==> flow/design.v (excerpt) <==
module mac_array #(
    parameter NUM_CHANNELS = 4,
    parameter DATA_WIDTH = 8,
    parameter ACCUM_WIDTH = 32,
    parameter OUTPUT_WIDTH = 16
)(
    input  clk,
    input  rst_n,
    input  [NUM_CHANNELS-1:0] enable,
    input  [NUM_CHANNELS-1:0] clear_acc,
    input  [DATA_WIDTH*NUM_CHANNELS-1:0] input_data,
    input  [DATA_WIDTH*NUM_CHANNELS-1:0] weight,
    output [OUTPUT_WIDTH*NUM_CHANNELS-1:0] mac_out,
    output [OUTPUT_WIDTH*NUM_CHANNELS-1:0] activated_out,
    output [NUM_CHANNELS-1:0] valid,
    output [NUM_CHANNELS-1:0] overflow
);
For scale: ~2500 cells after synthesis, roughly 140 flip-flops, roughly 210 I/O pins.
Settings: LEC_CHECK=0, CAP_MARGIN=20, CORE_MARGIN=2, CORE_UTILIZATION=58, CTS_CLUSTER_SIZE=56, SETUP_SLACK_MARGIN=1.65, SLEW_MARGIN=20, TNS_END_PERCENT=5; clock period 5.59 ns.
run.sh (not shown) runs the stock make flow with config.mk's settings and CLKGATE_MAP_FILE=.
The starting point finished with negative setup slack left.
==> next run, changes <==
CORE_UTILIZATION = 14   (was 58)
CTS_CLUSTER_SIZE = not set   (was 56)
SETUP_SLACK_MARGIN = not set   (was 1.65)
TNS_END_PERCENT = not set   (was 5)
clock period = 9.93 ns   (was 5.59 ns; I/O delays follow)
After rerunning: The changed run finished with timing, DRC and antenna clean. Non-clock buffer count falls by 384. Worst setup slack improved by 2.4 ns. Utilization falls by 64 points. Total power falls by about 60%. Sequential share of layout area rises by 1.5 points. Design area falls by 12%.
==> next run, changes <==
CORE_UTILIZATION = 66   (was 14)
CTS_CLUSTER_SIZE = 45   (was not set)
TNS_END_PERCENT = 5   (was not set)
clock period = 5.59 ns   (was 9.93 ns; I/O delays follow)
Effect: The new run reached the layout checks and failed them: negative setup slack; wire length came out higher by about 37%; cell count shrinks by about 27%; clock power came out higher by 52%; synthesized area is unchanged; die size goes down by about 80%.

========
Setup of alpha:
Starting RTL as in the previous note.
Design mac_array, start of the top module:
module mac_array #(
    parameter NUM_CHANNELS = 4,
    parameter DATA_WIDTH = 8,
    parameter ACCUM_WIDTH = 32,
    parameter OUTPUT_WIDTH = 16
)(
    input  clk,
    input  rst_n,
    input  [NUM_CHANNELS-1:0] enable,
    input  [NUM_CHANNELS-1:0] clear_acc,
    input  [DATA_WIDTH*NUM_CHANNELS-1:0] input_data,
    input  [DATA_WIDTH*NUM_CHANNELS-1:0] weight,
    output [OUTPUT_WIDTH*NUM_CHANNELS-1:0] mac_out,
    output [OUTPUT_WIDTH*NUM_CHANNELS-1:0] activated_out,
    output [NUM_CHANNELS-1:0] valid,
    output [NUM_CHANNELS-1:0] overflow
);
Settings: LEC_CHECK=0, CAP_MARGIN=15, CELL_PAD_IN_SITES_DETAIL_PLACEMENT=1, CORE_ASPECT_RATIO=0.88, CORE_MARGIN=4, CORE_UTILIZATION=40, CTS_CLUSTER_DIAMETER=292, CTS_CLUSTER_SIZE=39, GPL_ROUTABILITY_DRIVEN=1, GPL_TIMING_DRIVEN=0, HOLD_SLACK_MARGIN=0.01, MAX_ROUTING_LAYER=met4, SETUP_SLACK_MARGIN=2.04, SLEW_MARGIN=20; clock period 8.5 ns.
#### Input delta (beta over alpha)
- CORE_UTILIZATION now 44, was 40
- CELL_PAD_IN_SITES_DETAIL_PLACEMENT no longer set, was 1
- CAP_MARGIN now 20, was 15
- CTS_CLUSTER_SIZE now 98, was 39
- CORE_ASPECT_RATIO now 1.76, was 0.88
- CORE_MARGIN now 2, was 4
- CTS_CLUSTER_DIAMETER now 242, was 292
- HOLD_SLACK_MARGIN no longer set, was 0.01
- MAX_ROUTING_LAYER no longer set, was met4
- GPL_TIMING_DRIVEN no longer set, was 0
- GPL_ROUTABILITY_DRIVEN no longer set, was 1
- SETUP_SLACK_MARGIN now -0.8, was 2.04
--- outcome ---
- Nothing crashed in beta and all stages finished; the problem is that the final layout failed, the offending checks being negative setup slack.
- Measured against beta, the worst voltage drop across the vdd grid of alpha comes out at 1.14 times the reference value.
- Power delta (beta − alpha): favourable
- Final-report setup violation count was higher in the run labelled beta.
- A launch point of the worst path of input_data[16] is what alpha shows, while input_data[17] belongs to beta.
[inputs] gamma vs beta
- clearing SETUP_SLACK_MARGIN, which used to be -0.8
- clearing CORE_ASPECT_RATIO, which used to be 1.76
- swapping 44 for 60 in CORE_UTILIZATION
Notes after the runs:
- For sequential power, gamma and beta come out practically identical.
- Delta (gamma minus beta): via count of the first global-routing pass has decreased, wire length shows a reduction of 11%, met3 routing resource usage after global routing went down by 0.77 points, tap cell count moved down, standby leakage power decreased by about 1.8% relative to the old numbers.
- | met2 track demand over resource | gamma vs beta | 2.2 points higher |
- gamma vs beta, worst setup path endpoint: mac_channels[2].mac_inst.accumulator[29] vs mac_channels[2].mac_inst.accumulator[28]
- Higher worst-skew pair later-pin latency among gamma and beta: beta
- In the final reports, the cell area of gamma is smaller than that of beta.
- The final layout from gamma, which completed every stage, passed the timing, DRC and antenna checks at the end of the flow.
Inputs modified between gamma and delta:
- TNS_END_PERCENT newly set to 35
- CORE_UTILIZATION changed from 60 to 48
- GPL_ROUTABILITY_DRIVEN newly set to 0
Findings:
- Looking at delta and gamma, the total vias in the final route is a wash.
- Diff gamma -> delta: die area now larger; fraction of the cycle the final worst path needs now smaller; final area now larger; number of synthesized flops with an enable pin comparable.
- Run comparison: gamma launch point of the critical path input_data[17]; delta launch point of the critical path input_data[9]

========
mac_array again, from the RTL that the note above started with.
export LEC_CHECK = 0
export ABC_AREA = 0
export CAP_MARGIN = 20
export CORE_MARGIN = 2
export CORE_UTILIZATION = 72
export CTS_CLUSTER_DIAMETER = 101
export CTS_CLUSTER_SIZE = 32
export PLACE_DENSITY_LB_ADDON = 0.19
export SLEW_MARGIN = 20
create_clock -name core_clock -period 1.87 [get_ports {clk}]
The first run ended with an error in detailed placement (3_5_place_dp) on DPL-0033.
==> next run, changes <==
Settings changed: ABC_AREA 0 to default, CORE_UTILIZATION 72 to 59, CTS_CLUSTER_DIAMETER 101 to default, CTS_CLUSTER_SIZE 32 to default, PLACE_DENSITY_LB_ADDON 0.19 to default.
Clock period 1.87 ns to 5.59 ns, I/O delays scaled along.
Result: The changed run finished but failed the layout checks on negative setup slack. Synthesized cell count is unchanged. Die size rises by 22%. Synthesized area does not change.

========
## job 8022
mac_array again, from the RTL that the note above started with.
clock: 6.68 ns
lec_check: 0
cap_margin: 20
cell_pad_in_sites_detail_placement: 2
cell_pad_in_sites_global_placement: 1
core_aspect_ratio: 1.3
core_margin: 2
core_utilization: 29
cts_cluster_size: 40
place_density_lb_addon: 0.3
slew_margin: 30
Job 8022 -> stages 100% | layout checks FAIL | setup timing
### job 8022 -> job 5325
- a deleted CTS_CLUSTER_SIZE that had been 40
- a deleted CELL_PAD_IN_SITES_GLOBAL_PLACEMENT that had been 1
- a deleted PLACE_DENSITY_LB_ADDON that had been 0.3
- a change of SLEW_MARGIN from 30 to 20
- a deleted CELL_PAD_IN_SITES_DETAIL_PLACEMENT that had been 2
- a change of CORE_UTILIZATION from 29 to 58
- a deleted CORE_ASPECT_RATIO that had been 1.3
- a change of the clock period (ns, I/O delays scaled along) from 6.68 to 5.59
==> results <==
- | job 5325 | all stages done | FAIL | setup timing |
- Job 8022: flow complete, layout not clean; failing: setup timing
- Area growth from synthesis to final layout, job 8022 and job 5325: smaller value in job 5325
- Diff job 8022 -> job 5325: met2 wire length dropped 49%, met1 usage climbed 15 points, via count dropped 1663.
Inputs modified between job 5325 and job 3600:
- CTS_CLUSTER_SIZE newly set to 24
- CORE_UTILIZATION changed from 58 to 69
- SETUP_SLACK_MARGIN newly set to 1.48
- the clock period (ns, I/O delays scaled along) changed from 5.59 to 8.06
[summary]
Job 3600 did not run to completion, as it errored out during 5_1_grt. Reported for job 3600 and job 5325, yosys-reported design area after synthesis turned out identical to the last digit. Of the two candidates, job 5325 has the worse floorplan die area and job 3600 the better one. From job 3600 to job 5325, simple-gate share of the synthesized area did not move at all. Comparing vertical extent of the die for job 3600 and job 5325, the smaller number came from job 3600. Compared with job 5325, job 3600 shows final HPWL from detailed placement that has gone down by a few percent. Of job 3600 and job 5325, the run reporting the lower post-CTS setup repair buffer count was job 3600.
Edits applied to the flow inputs when going from job 3600 to job 7623:
- CORE_UTILIZATION now 67, was 69
- CTS_CLUSTER_SIZE no longer set, was 24
- TNS_END_PERCENT now 5, previously not set
- SETUP_SLACK_MARGIN now 1.49, was 1.48
- the clock period (ns, I/O delays scaled along) now 5.59, was 8.06
[summary]
Complete run, failing final checks: job 7623, reason setup timing.
The run showing the greater core box area is job 7623.
The final reports for job 7623 and job 3600 show routability congestion estimate lower in the former.
Number of gates resized after cts, job 3600 and job 7623, higher one = job 7623.
Re estimated wirelength of the detail-placed design: job 3600 and job 7623 aren't equal, and the lower value belongs to job 3600.
Total placed cells including tap cells ended up about 6% higher on job 7623 than on job 3600.
When job 7623 is set beside job 3600, its die area turns out to be about 3% larger.
The cell area after placement number comes out lower for job 3600 vs job 7623.
Reported for job 3600 and job 7623, net count entering floorplan turned out identical to the last digit.
The following lists how job 5739 was set up differently from job 7623:
- a deleted TNS_END_PERCENT that had been 5
- a deleted SETUP_SLACK_MARGIN that had been 1.49
- a change of CORE_UTILIZATION from 67 to 72
- an added PLACE_DENSITY of 0.95
- a change of the clock period (ns, I/O delays scaled along) from 5.59 to 7.57
Notes after the runs:
Number of library cell types mapped by synthesis came out exactly the same in job 7623 and job 5739. As far as maximum level of the CTS H-tree is concerned, job 5739 and job 7623 perform about the same. Starting density of the core, job 7623 and job 5739, higher one = job 5739. Comparing job 7623 against job 5739, there is no change at all in area after synthesis. Relative to job 7623, post-CTS setup buffer count increased by 23% in job 5739. For the number of placed instances, taps included, job 5739 came in 69 lower than job 7623 did. Diff job 5739..job 7623 | share of flip-flops with an asynchronous set or reset | unchanged. Die area was lower in job 5739 than in job 7623. For job 5739, the flow was terminated by a tool error in 5_1_grt and produced no final design. Job 5739 -> job 7623: number of I/O port buffers delta 0, exact match. Compared with job 7623, job 5739 shows HPWL reported at the end of detailed placement that has gone up by more than 10%. Between job 7623 and job 5739, the last weighted congestion value of the routability-driven placer figures differ only marginally.

========
mac_array again, from the RTL that the note above started with.
export LEC_CHECK = 0
export CAP_MARGIN = 25
export CELL_PAD_IN_SITES_DETAIL_PLACEMENT = 1
export CORE_ASPECT_RATIO = 1.03
export CORE_MARGIN = 8
export CORE_UTILIZATION = 50
export CTS_CLUSTER_DIAMETER = 83
export CTS_CLUSTER_SIZE = 47
export GPL_ROUTABILITY_DRIVEN = 0
export GPL_TIMING_DRIVEN = 0
export HOLD_SLACK_MARGIN = 0.25
export MIN_ROUTING_LAYER = met1
export PLACE_DENSITY_LB_ADDON = 0.02
export SETUP_SLACK_MARGIN = 0.36
export SLEW_MARGIN = 20
export TNS_END_PERCENT = 90
create_clock -name core_clock -period 8.5 [get_ports {clk}]
The starting point finished with timing, DRC and antenna clean.
==> next run, changes <==
Settings changed: CAP_MARGIN 25 to 20, CELL_PAD_IN_SITES_DETAIL_PLACEMENT 1 to not set, CORE_ASPECT_RATIO 1.03 to 0.5, CORE_MARGIN 8 to 2, CORE_UTILIZATION 50 to 43, CTS_CLUSTER_DIAMETER 83 to 242, CTS_CLUSTER_SIZE 47 to 98, GPL_ROUTABILITY_DRIVEN 0 to not set, GPL_TIMING_DRIVEN 0 to not set, HOLD_SLACK_MARGIN 0.25 to not set, MIN_ROUTING_LAYER met1 to not set, PLACE_DENSITY_LB_ADDON 0.02 to not set, SETUP_SLACK_MARGIN 0.36 to not set, TNS_END_PERCENT 90 to not set.
After rerunning:
- final cell count is higher by 4.7%
- fmax is lower by 3.0%
- worst setup slack got worse by 250 ps
- clock power is lower by 6.1%
- clock-buffer cell count is lower by 2
- register-to-register slack improved by 120 ps
- routed wire length is lower by 22%
- hold slack improved by 10 ps
- design area is higher by 0.39%
- sequential power barely changes

========
Starting RTL as in the previous note.
export LEC_CHECK = 0
export ABC_AREA = 1
export CAP_MARGIN = 20
export CORE_ASPECT_RATIO = 1.82
export CORE_MARGIN = 2
export CORE_UTILIZATION = 32
export CTS_CLUSTER_DIAMETER = 336
export CTS_CLUSTER_SIZE = 98
export PLACE_DENSITY = 0.35
export SLEW_MARGIN = 0
export TNS_END_PERCENT = 15
create_clock -name core_clock -period 8.5 [get_ports {clk}]
Rerun with:
CELL_PAD_IN_SITES_GLOBAL_PLACEMENT = 1   (was unset)
CORE_ASPECT_RATIO = 0.5   (was 1.82)
CORE_UTILIZATION = 60   (was 32)
PLACE_DENSITY = 0.36   (was 0.35)
This time the run stopped in global placement, error GPL-0301.
Die area fell by 46%.
Synthesized area is unchanged.
Synthesized cell count stays the same.

========
mac_array again, from the RTL that the note above started with.
clock: 7.55 ns
lec_check: 0
cap_margin: 20
core_margin: 2
core_utilization: 72
cts_cluster_size: 38
place_density: 0.67
slew_margin: 20
tns_end_percent: 5
The first run died in 5_1_grt, error GRT-0232.
Edit:
--- a/flow/config.mk
+++ b/flow/config.mk
@@ -8,7 +8,4 @@
 export CAP_MARGIN = 20
 export CORE_MARGIN = 2
-export CORE_UTILIZATION = 72
-export CTS_CLUSTER_SIZE = 38
-export PLACE_DENSITY = 0.67
+export CORE_UTILIZATION = 40
 export SLEW_MARGIN = 20
-export TNS_END_PERCENT = 5
==> flow/constraint.sdc (replaced) <==
create_clock -name core_clock -period 8.31 [get_ports {clk}]
set_input_delay 1.6620 -clock core_clock [delete_from_list [all_inputs] [get_ports {clk}]]
set_output_delay 1.6620 -clock core_clock [all_outputs]
set_load 0.01 [all_outputs]
What happened: The changed run passed the timing, DRC and antenna checks; die area is higher by 78%; synthesized area does not change; synthesized cell count stays the same.
Edit:
--- a/flow/config.mk
+++ b/flow/config.mk
@@ -8,4 +8,4 @@
 export CAP_MARGIN = 20
 export CORE_MARGIN = 2
-export CORE_UTILIZATION = 40
+export CORE_UTILIZATION = 44
 export SLEW_MARGIN = 20
==> flow/constraint.sdc (replaced) <==
create_clock -name core_clock -period 4.93 [get_ports {clk}]
set_input_delay 0.9860 -clock core_clock [delete_from_list [all_inputs] [get_ports {clk}]]
set_output_delay 0.9860 -clock core_clock [all_outputs]
set_load 0.01 [all_outputs]
Effect: This time the run reached the layout checks and failed them: negative setup slack. Via count climbs by 8.1%. Combinational power is higher to 2.8 times its value. Design area increases by 22%. Routed wire length grows by 17%. Synthesized area is unchanged. Power is higher to 2.6 times its value.

========
build 97:
mac_array again, from the RTL that the note above started with.
Settings: LEC_CHECK=0, ABC_AREA=0, CAP_MARGIN=20, CORE_MARGIN=2, CORE_UTILIZATION=71, CTS_CLUSTER_DIAMETER=196, CTS_CLUSTER_SIZE=34, GPL_ROUTABILITY_DRIVEN=1, GPL_TIMING_DRIVEN=0, HOLD_SLACK_MARGIN=-0.0, MIN_ROUTING_LAYER=met1, PLACE_DENSITY_LB_ADDON=0.26, SLEW_MARGIN=5, TNS_END_PERCENT=5; clock period 7.16 ns.
STATUS run=build 97 STAGES=ALL_DONE FINAL_CHECKS=FAILED CAUSE=negative setup slack
[inputs] build 86 vs build 97
- an added CORE_ASPECT_RATIO of 0.68
- a change of CTS_CLUSTER_DIAMETER from 196 to 46
- a change of HOLD_SLACK_MARGIN from -0.0 to 0.1
- a deleted CTS_CLUSTER_SIZE that had been 34
- a change of GPL_ROUTABILITY_DRIVEN from 1 to 0
- a change of CORE_UTILIZATION from 71 to 64
- a deleted TNS_END_PERCENT that had been 5
- a change of the clock period (ns, I/O delays scaled along) from 7.16 to 13.3
[summary]
- Build 86 closes out successfully: all stages finished, all timing, DRC and antenna checks passed.
- Cmp build 86 and build 97 / sequential share of layout area / higher: build 86
- Taking build 97 as the reference, in build 86 accumulated negative setup slack +20.55 ns; combinational power share -3.2 points.
- Run comparison: build 97 destination of the critical timing path mac_channels[2].mac_inst.accumulator[25]; build 86 destination of the critical timing path mac_channels[2].mac_inst.accumulator[24]
- Build 97 → build 86: wire length of the first global-routing pass dropped 8.1 mm; maximum ir drop on the vdd rail dropped 53%.
- Re worst endpoint data arrival time: build 86 is 2.46 ns up on build 97.
- Taking build 97 over build 86, the total power consumption of the routed design ratio works out to 2.2.
- Cmp build 86 and build 97 / global routing met1 resource utilization / lower: build 97
- Build 97 -> build 86: total die size increased by more than 10%
- Final area went down by a little under 10% going from build 97 to build 86.
Here is what was changed in the inputs of build 50 compared with build 86.
- setting TNS_END_PERCENT to 5 for the first time
- removing GPL_TIMING_DRIVEN (formerly 0)
- removing HOLD_SLACK_MARGIN (formerly 0.1)
- removing GPL_ROUTABILITY_DRIVEN (formerly 0)
- removing CORE_ASPECT_RATIO (formerly 0.68)
- removing ABC_AREA (formerly 0)
- removing CTS_CLUSTER_DIAMETER (formerly 46)
- removing MIN_ROUTING_LAYER (formerly met1)
- changing SLEW_MARGIN from 5 to 20
- removing PLACE_DENSITY_LB_ADDON (formerly 0.26)
- changing CORE_UTILIZATION from 64 to 58
- changing the clock period (ns, I/O delays scaled along) from 13.3 to 6.31
Global-route wire length before repair went up by a few percent going from build 86 to build 50.
Compared with build 86, largest voltage drop on the vdd net in build 50 increased by more than 100%.
Build 86 → build 50: total routed wirelength saw an increase, maximum clock path buffer count held steady.
Compared with build 86, build 50 shows path depth of the worst reg2reg path higher by 3.
Build 50: switching part of the total 5.2 points below build 86
In the flow results for build 50 and build 86, the clock share of power is smaller on build 50.
Taking build 86 as the reference, in build 50 worst path setup slack after routing now smaller, via count grew by 1031, clock-pin slew on the worst setup and hold paths barely changed, top fanout value on the critical path -2.
| build 50 | all stages done | FAIL | negative setup slack |
## Diff of input files: build 60 against build 50
- clearing TNS_END_PERCENT, which used to be 5
- swapping 58 for 40 in CORE_UTILIZATION
- swapping 6.31 for 8.5 in the clock period (ns, I/O delays scaled along)
Notes after the runs:
- Build 60 ran to completion and came out clean on the timing, DRC and antenna checks.
- Build 60 gives more worst slack at placement than build 50 did.
- Higher total negative slack was reported by build 60, not build 50.
- The run showing the smaller final design utilization is build 60.
- In the metrics for build 50 and build 60, the one carrying the higher buffer count from post-CTS setup fixing is build 50.
- In the tables for build 50 and build 60, global-route usage reads lower with build 60.
- Going from build 50 to build 60, final cell count grew slightly.
- Build 60 vs build 50, final instance area went down by about 12%.
- STATUS total net switching power: build 60 wins against build 50
- Detailed-route wire length in build 60 is 7.0% below build 50.
Power figures rest on the tool's default switching activity, not on a simulated workload.
